==> 07-02: inputs <==
Design ex2_1, start of the top module:
module ex2_1 (
	      input 		 clk, rst, validi,
	      input [31:0] 	 data_in,
	      output logic 	 valido, 
	      output logic [31:0] data_out
	      );
   enum 			 {S0, S1, S2} state, next;
   logic [31:0]  		 a1, a2, a3;
   logic [31:0]			 counter;
   always_ff @(posedge clk or posedge rst) begin
      if (rst) begin
	 data_out <= 32'b0;
	 valido <= 1'b0;
	 state = S0;
	 counter = 0;
	 a1 = 0;
	 a2 = 0;
	 a3 = 0;
      end
      else begin
	 case (state)
	   S0: begin
	      if (validi) 
		  	begin
		  		a1 = data_in;
		  		a2 += data_in;
		  		a3 *= data_in;
		  		data_out <= a2;
		 		if(counter > 2 && (counter % 3 == 0)) 
					begin
	 	 				valido <= 1'b1;
		 			end
		 		next = S1;
		 		counter += 1;
		  	end
		  else 
		  	begin
		 		next = S0;
		 		counter = 0;
				valido <= 1'b0;
	      	end
	   end
	   S1: begin
	      if (validi) 
		  	begin
		 		a1 *= data_in;
		 		a2 = data_in;
		 		a3 += data_in;
		 		data_out <= a3;
		 		if(counter > 2 && (counter % 3 == 1)) 
					begin
	 	 				valido <= 1'b1;
		 			end
		 		next = S2;
		 		counter += 1;
			end	      
		  else 
		  	begin
				next = S0;
				counter = 0;
				valido <= 1'b0;
		  	end
	   end
	   S2: begin
	      if (validi) 
		  	begin
		 		a1 += data_in;
		 		a2 *= data_in;
		 		a3 = data_in;
		 		data_out <= a1;
		 		if(counter % 3 == 2) 
					begin
		 				valido <= 1'b1;
		  			end
	      		next = S0;
		  		counter += 1;
			end
		  else 
		  	begin
				next = S0;
		 		counter = 0;
				valido <= 1'b0;
			end
	   end
	 endcase
	 state = next;
      end
   end
endmodule
Settings: LEC_CHECK=0, ABC_AREA=1, CAP_MARGIN=15, CORE_MARGIN=2, CORE_UTILIZATION=71, CTS_CLUSTER_DIAMETER=225, HOLD_SLACK_MARGIN=-0.09, SLEW_MARGIN=20; clock period 7.69 ns.
run.sh (not shown) runs the stock make flow with config.mk's settings and CLKGATE_MAP_FILE=.
==> 08-01 (differences from 07-02) <==
==> flow/config.mk (replaced) <==
export PLATFORM = sky130hd
export DESIGN_NAME = ex2_1
export DESIGN_NICKNAME = ex2_1
export VERILOG_FILES = /design/flow/design.v
export SDC_FILE = /design/flow/constraint.sdc
export NUM_CORES = 4
export LEC_CHECK = 0
export CAP_MARGIN = 20
export CORE_MARGIN = 2
export CORE_UTILIZATION = 62
export SLEW_MARGIN = 20
==> flow/constraint.sdc (replaced) <==
create_clock -name core_clock -period 12.9 [get_ports {clk}]
set_input_delay 2.5800 -clock core_clock [delete_from_list [all_inputs] [get_ports {clk}]]
set_output_delay 2.5800 -clock core_clock [all_outputs]
set_load 0.01 [all_outputs]
==> 03-03 (differences from 07-02) <==
--- a/flow/config.mk
+++ b/flow/config.mk
@@ -8,7 +8,9 @@
 export ABC_AREA = 1
-export CAP_MARGIN = 15
+export CAP_MARGIN = 20
 export CORE_MARGIN = 2
-export CORE_UTILIZATION = 71
-export CTS_CLUSTER_DIAMETER = 225
-export HOLD_SLACK_MARGIN = -0.09
+export CORE_UTILIZATION = 72
+export CTS_CLUSTER_DIAMETER = 400
+export CTS_CLUSTER_SIZE = 10
+export PLACE_DENSITY = 0.87
+export SETUP_SLACK_MARGIN = -0.11
 export SLEW_MARGIN = 20
==> flow/constraint.sdc (replaced) <==
create_clock -name core_clock -period 6.03 [get_ports {clk}]
set_input_delay 1.2060 -clock core_clock [delete_from_list [all_inputs] [get_ports {clk}]]
set_output_delay 1.2060 -clock core_clock [all_outputs]
set_load 0.01 [all_outputs]
==> metrics.cfg <==
[status]
status=finished with violations
failed_checks=negative setup slack

[synth]
synthAoiAreaFrac_pct=6.98

[critical_path]
critPathKind=register to register
crit_end=valido$_DFFE_PP0P_

[layout]
inv_count=2098

[final_timing]
setup_ws_ns=-1.27
setup_violations=44

[global_route]
met2_usage_pct=75.4
overflow=0

Source of the figures above: 07-02

==> metrics.cfg <==
[status]
status=did not finish
lastStage=global routing (5_1_grt)
error=[ERROR GRT-0232] Routing congestion too high. Check the congestion heatmap in the GUI.

[synth]
synthAoiAreaFrac_pct=6.98
synth_warnings=1
synth-edff-count=0

[global_route]
overflow=3
met2_usage_pct=93.2

[floorplan]
ios=68

Source of the figures above: 03-03

==> metrics.cfg <==
[layout]
inv_count=1567

[global_route]
overflow=0

[critical_path]
critPathKind=primary input to register

[synth]
synthAoiAreaFrac_pct=8.10

[status]
status=complete, no violations

Source of the figures above: 08-01


==> inputs of job 7346 <==
==> flow/design.v <==
module ex2_1 (
	      input 		 clk, rst, validi,
	      input [31:0] 	 data_in,
	      output logic 	 valido, 
	      output logic [31:0] data_out
	      );
   enum 			 {S0, S1, S2} state, next;
   logic [31:0]  		 a1, a2, a3;
   logic [31:0]			 counter;
   always_ff @(posedge clk or posedge rst) begin
      if (rst) begin
	 data_out <= 32'b0;
	 valido <= 1'b0;
	 state = S0;
	 counter = 0;
	 a1 = 0;
	 a2 = 0;
	 a3 = 0;
      end
      else begin
	 case (state)
	   S0: begin
	      if (validi) 
		  	begin
		  		a1 = data_in;
		  		a2 += data_in;
		  		a3 *= data_in;
		  		data_out <= a2;
		 		if(counter > 2 && (counter % 3 == 0)) 
					begin
	 	 				valido <= 1'b1;
		 			end
		 		next = S1;
		 		counter += 1;
		  	end
		  else 
		  	begin
		 		next = S0;
		 		counter = 0;
				valido <= 1'b0;
	      	end
	   end
	   S1: begin
	      if (validi) 
		  	begin
		 		a1 *= data_in;
		 		a2 = data_in;
		 		a3 += data_in;
		 		data_out <= a3;
		 		if(counter > 2 && (counter % 3 == 1)) 
					begin
	 	 				valido <= 1'b1;
		 			end
		 		next = S2;
		 		counter += 1;
			end	      
		  else 
		  	begin
				next = S0;
				counter = 0;
				valido <= 1'b0;
		  	end
	   end
	   S2: begin
	      if (validi) 
		  	begin
		 		a1 += data_in;
		 		a2 *= data_in;
		 		a3 = data_in;
		 		data_out <= a1;
		 		if(counter % 3 == 2) 
					begin
		 				valido <= 1'b1;
		  			end
	      		next = S0;
		  		counter += 1;
			end
		  else 
		  	begin
				next = S0;
		 		counter = 0;
				valido <= 1'b0;
			end
	   end
	 endcase
	 state = next;
      end
   end
endmodule
==> flow/run.sh <==
#!/bin/bash
# the make line also repeats each setting of config.mk as NAME=value (left out here)
make -C /OpenROAD-flow-scripts/flow DESIGN_CONFIG=/design/flow/config.mk WORK_HOME=/design/flow/orfs CLKGATE_MAP_FILE= finish
==> flow/config.mk <==
export PLATFORM = sky130hd
export DESIGN_NAME = ex2_1
export DESIGN_NICKNAME = ex2_1
export VERILOG_FILES = /design/flow/design.v
export SDC_FILE = /design/flow/constraint.sdc
export NUM_CORES = 4
export LEC_CHECK = 0
export ABC_AREA = 1
export CAP_MARGIN = 15
export CELL_PAD_IN_SITES_GLOBAL_PLACEMENT = 0
export CORE_MARGIN = 2
export CORE_UTILIZATION = 71
export CTS_CLUSTER_DIAMETER = 223
export HOLD_SLACK_MARGIN = -0.1
export MIN_ROUTING_LAYER = met1
export SLEW_MARGIN = 20
export TNS_END_PERCENT = 100
==> flow/constraint.sdc <==
create_clock -name core_clock -period 7.64 [get_ports {clk}]
set_input_delay 1.5280 -clock core_clock [delete_from_list [all_inputs] [get_ports {clk}]]
set_output_delay 1.5280 -clock core_clock [all_outputs]
set_load 0.01 [all_outputs]
==> job 9596 (differences from job 7346) <==
Settings changed: ABC_AREA 1 to default, CAP_MARGIN 15 to 20, CELL_PAD_IN_SITES_GLOBAL_PLACEMENT 0 to default, CORE_UTILIZATION 71 to 40, CTS_CLUSTER_DIAMETER 223 to default, HOLD_SLACK_MARGIN -0.1 to default, MIN_ROUTING_LAYER met1 to default, TNS_END_PERCENT 100 to default.
==> flow/constraint.sdc (replaced) <==
create_clock -name core_clock -period 9.8 [get_ports {clk}]
set_input_delay 1.9600 -clock core_clock [delete_from_list [all_inputs] [get_ports {clk}]]
set_output_delay 1.9600 -clock core_clock [all_outputs]
set_load 0.01 [all_outputs]
==> job 1170 (differences from job 7346) <==
Settings changed: CAP_MARGIN 15 to 20, CELL_PAD_IN_SITES_GLOBAL_PLACEMENT 0 to default, CORE_UTILIZATION 71 to 72, CTS_CLUSTER_DIAMETER 223 to 119, CTS_CLUSTER_SIZE from default to 10, HOLD_SLACK_MARGIN -0.1 to default, MIN_ROUTING_LAYER met1 to default, SETUP_SLACK_MARGIN from default to 0.81, TNS_END_PERCENT 100 to default.
==> flow/constraint.sdc (replaced) <==
create_clock -name core_clock -period 2.85 [get_ports {clk}]
set_input_delay 0.5700 -clock core_clock [delete_from_list [all_inputs] [get_ports {clk}]]
set_output_delay 0.5700 -clock core_clock [all_outputs]
set_load 0.01 [all_outputs]
==> notes <==
Job 1170 aborted during 5_1_grt (GRT-0232). Job 7346 reached the layout checks and failed them: setup timing. Job 9596 passed the timing, design-rule and antenna checks. In job 9596 the critical path depth is lower than in job 7346, by 47. In clock skew, job 7346 and job 9596 hardly differ. Between job 7346 and job 9596, the lower non-clock buffer count is in job 9596 (gap 461). Against job 7346, the first-iteration DRC count of job 9596 is smaller by about 44%. Of job 9596 and job 7346, job 7346 has the higher via count (gap about 14%, measured against job 7346). Between job 9596 and job 7346, the lower area after synthesis is in job 7346 (gap 0.67%, measured against job 7346).
==> figures <==
metric                                                                             job 7346        job 1170               job 9596
Run status                                                       complete, but fails checks  did not finish  no timing/DRC/antenna violations
Stage where the flow stopped                                                              -         5_1_grt                      -
Reasons for failing layout checks                                              setup timing               -                      -
Effective utilization at floorplan                                                    71.7%           72.9%                  40.3%
Yosys Chip Area                                                                  0.0600 mm²      0.0600 mm²             0.0604 mm²
Pins Over Slew Limit                                                                      0               -                      0
Period utilization                                                                     120%               -                  97.9%
Residual antenna-violating net count after detailed routing                               0               -                      0
Fin Clk Skew                                                                        17.6 ps               -                17.1 ps
Number of well taps                                                                    1134               -                   2016
Antenna fix cells                                                                         2               -                      3
Detailed-route vias per instance                                                       6.07               -                   5.35
Clock latency reported for the late side of the worst-skew pair                      530 ps               -                 520 ps
Startpoint of the worst setup timing path                                       counter[31]               -             data_in[3]
Top cell by count, worst path                                      sky130_fd_sc_hd__nand2_2               -  sky130_fd_sc_hd__fa_1
